== run A ==
## cache
module cache (
    input   logic           i_hclk,
    input   logic           i_hnreset,
    input   logic           i_hsel_m,
    input   logic   [31:0]  i_haddr_m,
    input   logic           i_hwrite_m,
    input   logic   [ 2:0]  i_hsize_m,
    input   logic   [ 2:0]  i_hburst_m,
    input   logic   [ 3:0]  i_hprot_m,
    input   logic   [ 1:0]  i_htrans_m,
    input   logic           i_hmastlock_m,
    input   logic           i_hready_m,
    input   logic   [31:0]  i_hwdata_m,
    output  logic           o_hready_m,
    output  logic           o_hresp_m,
    output  logic   [31:0]  o_hrdata_m,
    input   logic           i_nbypass,
    input   logic   [31:0]  i_climit,
    input   logic           i_d_cache_en,
    output  logic           o_hsel_sl,
    output  logic           o_hready_i_sl,
    output  logic   [31:0]  o_haddr_sl,
    output  logic           o_hwrite_sl,
    output  logic   [2:0]   o_hsize_sl,
    output  logic   [1:0]   o_htrans_sl,
    output  logic   [31:0]  o_hwdata_sl,
    input   logic   [31:0]  i_hrdata_sl,
    input   logic           i_hready_o_sl,
    input   logic           i_hresp_sl,
    output  logic           o_mem_en,
    output  logic           o_mem_we,
    output  logic   [7:0]   o_mem_addr,
  ...
==> flow/config.mk <==
export PLATFORM = sky130hd
export DESIGN_NAME = cache
export DESIGN_NICKNAME = cache
export VERILOG_FILES = /design/flow/design.v
export SDC_FILE = /design/flow/constraint.sdc
export NUM_CORES = 4
export LEC_CHECK = 0
export ABC_AREA = 1
export CAP_MARGIN = 20
export CORE_MARGIN = 2
export CORE_UTILIZATION = 72
export CTS_CLUSTER_SIZE = 24
export PLACE_DENSITY = 0.35
export SETUP_SLACK_MARGIN = 2.8
export SLEW_MARGIN = 20
==> flow/constraint.sdc <==
create_clock -name core_clock -period 9.51 [get_ports {i_hclk}]
set_input_delay 1.9020 -clock core_clock [delete_from_list [all_inputs] [get_ports {i_hclk}]]
set_output_delay 1.9020 -clock core_clock [all_outputs]
set_load 0.01 [all_outputs]
run.sh (not shown) runs the stock make flow with config.mk's settings and CLKGATE_MAP_FILE=.
Run status, run A: aborted in clock tree synthesis, error DPL-0038
The inputs of run B differ from those of run A as listed below.
# run A
export LEC_CHECK = 0
export ABC_AREA = 1
export CAP_MARGIN = 20
export CORE_MARGIN = 2
export CORE_UTILIZATION = 72
export CTS_CLUSTER_SIZE = 24
export PLACE_DENSITY = 0.35
export SETUP_SLACK_MARGIN = 2.8
export SLEW_MARGIN = 20
create_clock -name core_clock -period 9.51 [get_ports {i_hclk}]
# run B
export LEC_CHECK = 0
export ABC_AREA = 1
export CAP_MARGIN = 20
export CORE_MARGIN = 2
export CORE_UTILIZATION = 56
export GPL_ROUTABILITY_DRIVEN = 1
export PLACE_DENSITY = 0.81
export SLEW_MARGIN = 20
create_clock -name core_clock -period 6.58 [get_ports {i_hclk}]
[summary]
As of run B, final weighted congestion in routability-driven placement had fallen by a little under 10% compared to run A. Comparing run A against run B, there is no change at all in I/O pin total. The total placed instance area of run B exceeds that of run A by 750 um^2. Between run B and run A, it is run B whose number of placed instances, taps included is higher, by 4.9%. global routing: run B exited with error.
The inputs of run C differ from those of run B as listed below.
# run B
export LEC_CHECK = 0
export ABC_AREA = 1
export CAP_MARGIN = 20
export CORE_MARGIN = 2
export CORE_UTILIZATION = 56
export GPL_ROUTABILITY_DRIVEN = 1
export PLACE_DENSITY = 0.81
export SLEW_MARGIN = 20
create_clock -name core_clock -period 6.58 [get_ports {i_hclk}]
# run C
export LEC_CHECK = 0
export ABC_AREA = 1
export CAP_MARGIN = 20
export CORE_MARGIN = 2
export CORE_UTILIZATION = 72
export CTS_CLUSTER_SIZE = 24
export PLACE_DENSITY = 0.37
export SLEW_MARGIN = 20
create_clock -name core_clock -period 8.97 [get_ports {i_hclk}]
What ended run C was a tool error in clock tree synthesis; the run never finished. Pre-CTS worst setup slack (lower): run B. The post-synth design cell area was comparable across run B and run C. Die extent in y: run C lower than run B. Compared with run B, run C shows core box area lower by 22%. Die size: run C better than run B.

---

== quartz ==
cache again, from the RTL that the note above started with.
Design cache, start of the top module:
module cache (
    input   logic           i_hclk,
    input   logic           i_hnreset,
    input   logic           i_hsel_m,
    input   logic   [31:0]  i_haddr_m,
    input   logic           i_hwrite_m,
    input   logic   [ 2:0]  i_hsize_m,
    input   logic   [ 2:0]  i_hburst_m,
    input   logic   [ 3:0]  i_hprot_m,
    input   logic   [ 1:0]  i_htrans_m,
    input   logic           i_hmastlock_m,
    input   logic           i_hready_m,
    input   logic   [31:0]  i_hwdata_m,
    output  logic           o_hready_m,
    output  logic           o_hresp_m,
    output  logic   [31:0]  o_hrdata_m,
    input   logic           i_nbypass,
    input   logic   [31:0]  i_climit,
    input   logic           i_d_cache_en,
    output  logic           o_hsel_sl,
    output  logic           o_hready_i_sl,
    output  logic   [31:0]  o_haddr_sl,
    output  logic           o_hwrite_sl,
    output  logic   [2:0]   o_hsize_sl,
    output  logic   [1:0]   o_htrans_sl,
    output  logic   [31:0]  o_hwdata_sl,
    input   logic   [31:0]  i_hrdata_sl,
    input   logic           i_hready_o_sl,
    input   logic           i_hresp_sl,
    output  logic           o_mem_en,
    output  logic           o_mem_we,
    output  logic   [7:0]   o_mem_addr,
    output  logic   [31:0]  o_mem_wdata,
    input   logic   [31:0]  i_mem_rdata
    );
make LEC_CHECK=0 CAP_MARGIN=20 CELL_PAD_IN_SITES_DETAIL_PLACEMENT=1 CELL_PAD_IN_SITES_GLOBAL_PLACEMENT=3 CORE_MARGIN=10 CORE_UTILIZATION=20 GPL_ROUTABILITY_DRIVEN=0 HOLD_SLACK_MARGIN=0.11 MIN_ROUTING_LAYER=met2 PLACE_DENSITY_LB_ADDON=0.17 SETUP_SLACK_MARGIN=0.97 SLEW_MARGIN=20 finish   # period 7.88 ns
quartz: all stages done; final checks FAILED (negative setup slack).
For nickel, these inputs were changed with respect to quartz:
==> flow/config.mk <==
export PLATFORM = sky130hd
export DESIGN_NAME = cache
export DESIGN_NICKNAME = cache
export VERILOG_FILES = /design/flow/design.v
export SDC_FILE = /design/flow/constraint.sdc
export NUM_CORES = 4
export LEC_CHECK = 0
export CAP_MARGIN = 20
export CORE_MARGIN = 2
export CORE_UTILIZATION = 40
export PLACE_DENSITY = 0.6
export SETUP_SLACK_MARGIN = 1.4
export SLEW_MARGIN = 20
==> flow/constraint.sdc <==
create_clock -name core_clock -period 11.9 [get_ports {i_hclk}]
set_input_delay 2.3800 -clock core_clock [delete_from_list [all_inputs] [get_ports {i_hclk}]]
set_output_delay 2.3800 -clock core_clock [all_outputs]
set_load 0.01 [all_outputs]
==> comparison <==
From quartz to nickel the numbers moved as follows: routed wire length shrank by 36000 um, relative contribution of combinational cells to total power went down by 2.4 points.
Of the two values seen for worst setup path startpoint, i_hready_o_sl was produced by quartz and i_climit[17] by nickel.
quartz and nickel: one clean run, nickel; the rest did not finish clean.
Nothing crashed in quartz and all stages finished; the problem is that the final layout failed, the offending checks being negative setup slack.
On clock buffer and inverter area fraction after layout, quartz and nickel are basically level.
diff inputs: nickel => amber
--- a/flow/config.mk
+++ b/flow/config.mk
@@ -9,5 +9,4 @@
 export CORE_MARGIN = 2
-export CORE_UTILIZATION = 40
-export PLACE_DENSITY = 0.6
-export SETUP_SLACK_MARGIN = 1.4
+export CORE_UTILIZATION = 66
+export GPL_ROUTABILITY_DRIVEN = 1
 export SLEW_MARGIN = 20
==> flow/constraint.sdc <==
create_clock -name core_clock -period 8.58 [get_ports {i_hclk}]
set_input_delay 1.7160 -clock core_clock [delete_from_list [all_inputs] [get_ports {i_hclk}]]
set_output_delay 1.7160 -clock core_clock [all_outputs]
set_load 0.01 [all_outputs]
==> comparison <==
- amber did not finish: a tool error stopped it during 5_1_grt.
- Re fraction of the mapped netlist area in compound gates: no difference whatsoever between nickel and amber.
- Diff amber..nickel | maximum root-to-sink buffer count | unchanged
- Post-DP HPWL was lower in nickel than in amber.
- Number of placed cells counting well taps ends up higher on nickel.
- amber — horizontal die dimension about 22% lower, nickel as reference
- Die area: higher on nickel
- Starting density of the core in amber is 26 points above nickel.
- Diff nickel..amber | cell area after technology mapping | unchanged
- The number of cells upsized or downsized after cts number comes out higher for amber vs nickel.
- Any difference in chip area from the yosys synthesis statistics between amber and nickel is small enough to ignore.
- Overall die height of amber falls short of that of nickel by more than 10%.
Input-level comparison between delta and amber:
--- a/flow/config.mk
+++ b/flow/config.mk
@@ -11,2 +11,3 @@
 export GPL_ROUTABILITY_DRIVEN = 1
+export SETUP_SLACK_MARGIN = -0.46
 export SLEW_MARGIN = 20
==> flow/constraint.sdc <==
create_clock -name core_clock -period 7.91 [get_ports {i_hclk}]
set_input_delay 1.5820 -clock core_clock [delete_from_list [all_inputs] [get_ports {i_hclk}]]
set_output_delay 1.5820 -clock core_clock [all_outputs]
set_load 0.01 [all_outputs]
==> comparison <==
delta did not run to completion, as it errored out during 5_1_grt. delta vs. amber: core region area about even, synthesized cell count closely matched the old numbers. Per the comparison of delta with amber, final weighted congestion in routability-driven placement went up by 0.027; netlist area before placement was more or less identical; post-CTS setup repair buffer count went down by 34; hold buffer count at CTS was more or less identical. Relative to amber, quantity of gates resized following cts decreased by about 46% in delta. Re post-placement cell count: amber was lower than delta. Re compound-gate portion of the synthesized area: no difference whatsoever between amber and delta. Between delta and amber, it is delta whose area of placed instances is higher, by 0.84%. [delta] pre-CTS setup slack fell 260 ps relative to amber.
No activity file was given, so power comes from the tool's default toggle rates.
